==> flow/design.v <==
module izhikevich_neuron #(parameter DT = 16'h0100)  
(
    input wire clk,
    input wire rst,
    input wire [15:0] I,           
    output reg spike               
);
    reg signed [15:0] v, u;
    wire signed [15:0] a = 16'h0051;    
    wire signed [15:0] b = 16'h0200;    
    wire signed [15:0] c = -16'sd16640;  
    wire signed [15:0] d = 16'h0800;    
    wire signed [15:0] v_sq;
    wire signed [15:0] term1, term2, term3, dv_raw, du_raw;
    wire signed [15:0] bv;
    localparam signed [15:0] V_THRESH = 16'd7680;  
    cordic_mult sq_v (.x(v), .y(v), .out(v_sq));
    cordic_mult mul_004 (.x(16'h0148), .y(v_sq), .out(term1));
    cordic_mult mul_5v (.x(16'h0500), .y(v), .out(term2));
    assign term3 = 16'd35840;  
    assign dv_raw = term1 + term2 + term3 - u + I;
    cordic_mult mul_bv (.x(b), .y(v), .out(bv));
    assign du_raw = (bv - u);
    wire signed [15:0] du;
    cordic_mult mul_a (.x(a), .y(du_raw), .out(du));
    wire signed [31:0] dv_dt = dv_raw * $signed(DT);
    wire signed [31:0] du_dt = du * $signed(DT);
    always @(posedge clk or posedge rst) begin
        if (rst) begin
            v <= c;
            u <= 0;
            spike <= 0;
        end else begin
            if (v >= V_THRESH) begin
                v <= c;
                u <= u + d;
                spike <= 1;
            end else begin
                v <= v + dv_dt[23:8];  
                u <= u + du_dt[23:8];
                spike <= 0;
            end
        end
    end
endmodule
module cordic_mult(
    input signed [15:0] x,
    input signed [15:0] y,
    output signed [15:0] out
);
    wire signed [31:0] temp;
    assign temp = x * y;
    assign out = temp[23:8];  
endmodule
export LEC_CHECK = 0
export ABC_AREA = 1
export CAP_MARGIN = 20
export CORE_MARGIN = 2
export CORE_UTILIZATION = 71
export PLACE_DENSITY_LB_ADDON = 0.11
export SETUP_SLACK_MARGIN = 2.81
export SLEW_MARGIN = 20
create_clock -name core_clock -period 10.0 [get_ports {clk}]
run.sh (not shown) runs the stock make flow with config.mk's settings and CLKGATE_MAP_FILE=.
The baseline did not get past global routing (GRT-0232).
Edit:
--- a/flow/config.mk
+++ b/flow/config.mk
@@ -10,5 +10,4 @@
 export CORE_MARGIN = 2
-export CORE_UTILIZATION = 71
-export PLACE_DENSITY_LB_ADDON = 0.11
-export SETUP_SLACK_MARGIN = 2.81
+export CORE_UTILIZATION = 72
+export PLACE_DENSITY = 0.6
 export SLEW_MARGIN = 20
==> flow/constraint.sdc (replaced) <==
create_clock -name core_clock -period 13.4 [get_ports {clk}]
set_input_delay 2.6800 -clock core_clock [delete_from_list [all_inputs] [get_ports {clk}]]
set_output_delay 2.6800 -clock core_clock [all_outputs]
set_load 0.01 [all_outputs]
Outcome:
- This time the run finished clean
- synthesized area stays the same
- synthesized cell count stays the same
- die area came out lower by 1.4%
Edit:
--- a/flow/config.mk
+++ b/flow/config.mk
@@ -7,6 +7,5 @@
 export LEC_CHECK = 0
-export ABC_AREA = 1
 export CAP_MARGIN = 20
 export CORE_MARGIN = 2
-export CORE_UTILIZATION = 72
+export CORE_UTILIZATION = 40
 export PLACE_DENSITY = 0.6
==> flow/constraint.sdc (replaced) <==
create_clock -name core_clock -period 11.7 [get_ports {clk}]
set_input_delay 2.3400 -clock core_clock [delete_from_list [all_inputs] [get_ports {clk}]]
set_output_delay 2.3400 -clock core_clock [all_outputs]
set_load 0.01 [all_outputs]
The new run completed without violations.
Wire length falls by 13%.
Final cell count falls by 4.5%.

========
## north
// izhikevich_neuron: RTL as listed in full above, without the edits since
clock: 6.49 ns
lec_check: 0
abc_area: 1
cap_margin: 20
core_margin: 2
core_utilization: 72
max_routing_layer: met4
slew_margin: 20
north did not finish; a tool error ended it in global routing (5_1_grt).
Setup changes, north to south
# north
export LEC_CHECK = 0
export ABC_AREA = 1
export CAP_MARGIN = 20
export CORE_MARGIN = 2
export CORE_UTILIZATION = 72
export MAX_ROUTING_LAYER = met4
export SLEW_MARGIN = 20
create_clock -name core_clock -period 6.49 [get_ports {clk}]
# south
export LEC_CHECK = 0
export CAP_MARGIN = 20
export CORE_MARGIN = 2
export CORE_UTILIZATION = 64
export SLEW_MARGIN = 20
create_clock -name core_clock -period 6.49 [get_ports {clk}]
Diff north -> south | fraction of the mapped netlist area in simple logic gates | decrease of 4.3 points. Status: north FAILED at global routing (5_1_grt) (tool error). The layout from south, despite a flow that completed every stage, fails the layout checks, with the failing checks listed as negative setup slack. Post-cts repair resize count shrinks by more than 10% when moving from north to south. Between north and south, synthesized cell count decreased. Of north and south, the run reporting the lower area after synthesis was south. Delta (south minus north): synthesis area per yosys lower, post-placement worst setup slack lost 0.11 ns.
Edits applied to the flow inputs when going from south to east:
# south
export LEC_CHECK = 0
export CAP_MARGIN = 20
export CORE_MARGIN = 2
export CORE_UTILIZATION = 64
export SLEW_MARGIN = 20
create_clock -name core_clock -period 6.49 [get_ports {clk}]
# east
export LEC_CHECK = 0
export CAP_MARGIN = 20
export CORE_MARGIN = 2
export CORE_UTILIZATION = 40
export PLACE_DENSITY = 0.6
export SLEW_MARGIN = 20
create_clock -name core_clock -period 12.0 [get_ports {clk}]
east ran to completion and came out clean on the timing, design-rule and antenna checks.
Layout-stage area growth over the synthesis result, south and east: higher on south
Going from south to east, routed wire length shrank by about 30%; synthesized cell count held steady; number of nets in the finished design shrank by 317; delay contributed by the slowest stage of the critical path shrank by 0.05 ns; clock period minus worst slack grew by 0.070 ns.
Summary: with south as the reference, count of non-CTS buffers in the layout in east moved down by more than half.
south reports its first element of the critical path as v[8]$_DFF_PP1_ while east reports v[5]$_DFF_PP0_.
east ends up with a final cell utilization of the core that is 44 points lower than in south.
--- input diff east..west ---
# east
export LEC_CHECK = 0
export CAP_MARGIN = 20
export CORE_MARGIN = 2
export CORE_UTILIZATION = 40
export PLACE_DENSITY = 0.6
export SLEW_MARGIN = 20
create_clock -name core_clock -period 12.0 [get_ports {clk}]
# west
export LEC_CHECK = 0
export ABC_AREA = 0
export CAP_MARGIN = 20
export CORE_MARGIN = 2
export CORE_UTILIZATION = 63
export CTS_CLUSTER_DIAMETER = 331
export CTS_CLUSTER_SIZE = 100
export PLACE_DENSITY_LB_ADDON = 0.3
export SLEW_MARGIN = 20
export TNS_END_PERCENT = 10
create_clock -name core_clock -period 12.0 [get_ports {clk}]
[summary]
west ended up with v[10]$_DFF_PP1_ as its first element of the critical path; east ended up with v[5]$_DFF_PP0_.
[west] placeable core region fell 14000 um^2 relative to east
west vs. east: largest fanout of any net on the critical path went up by 1.
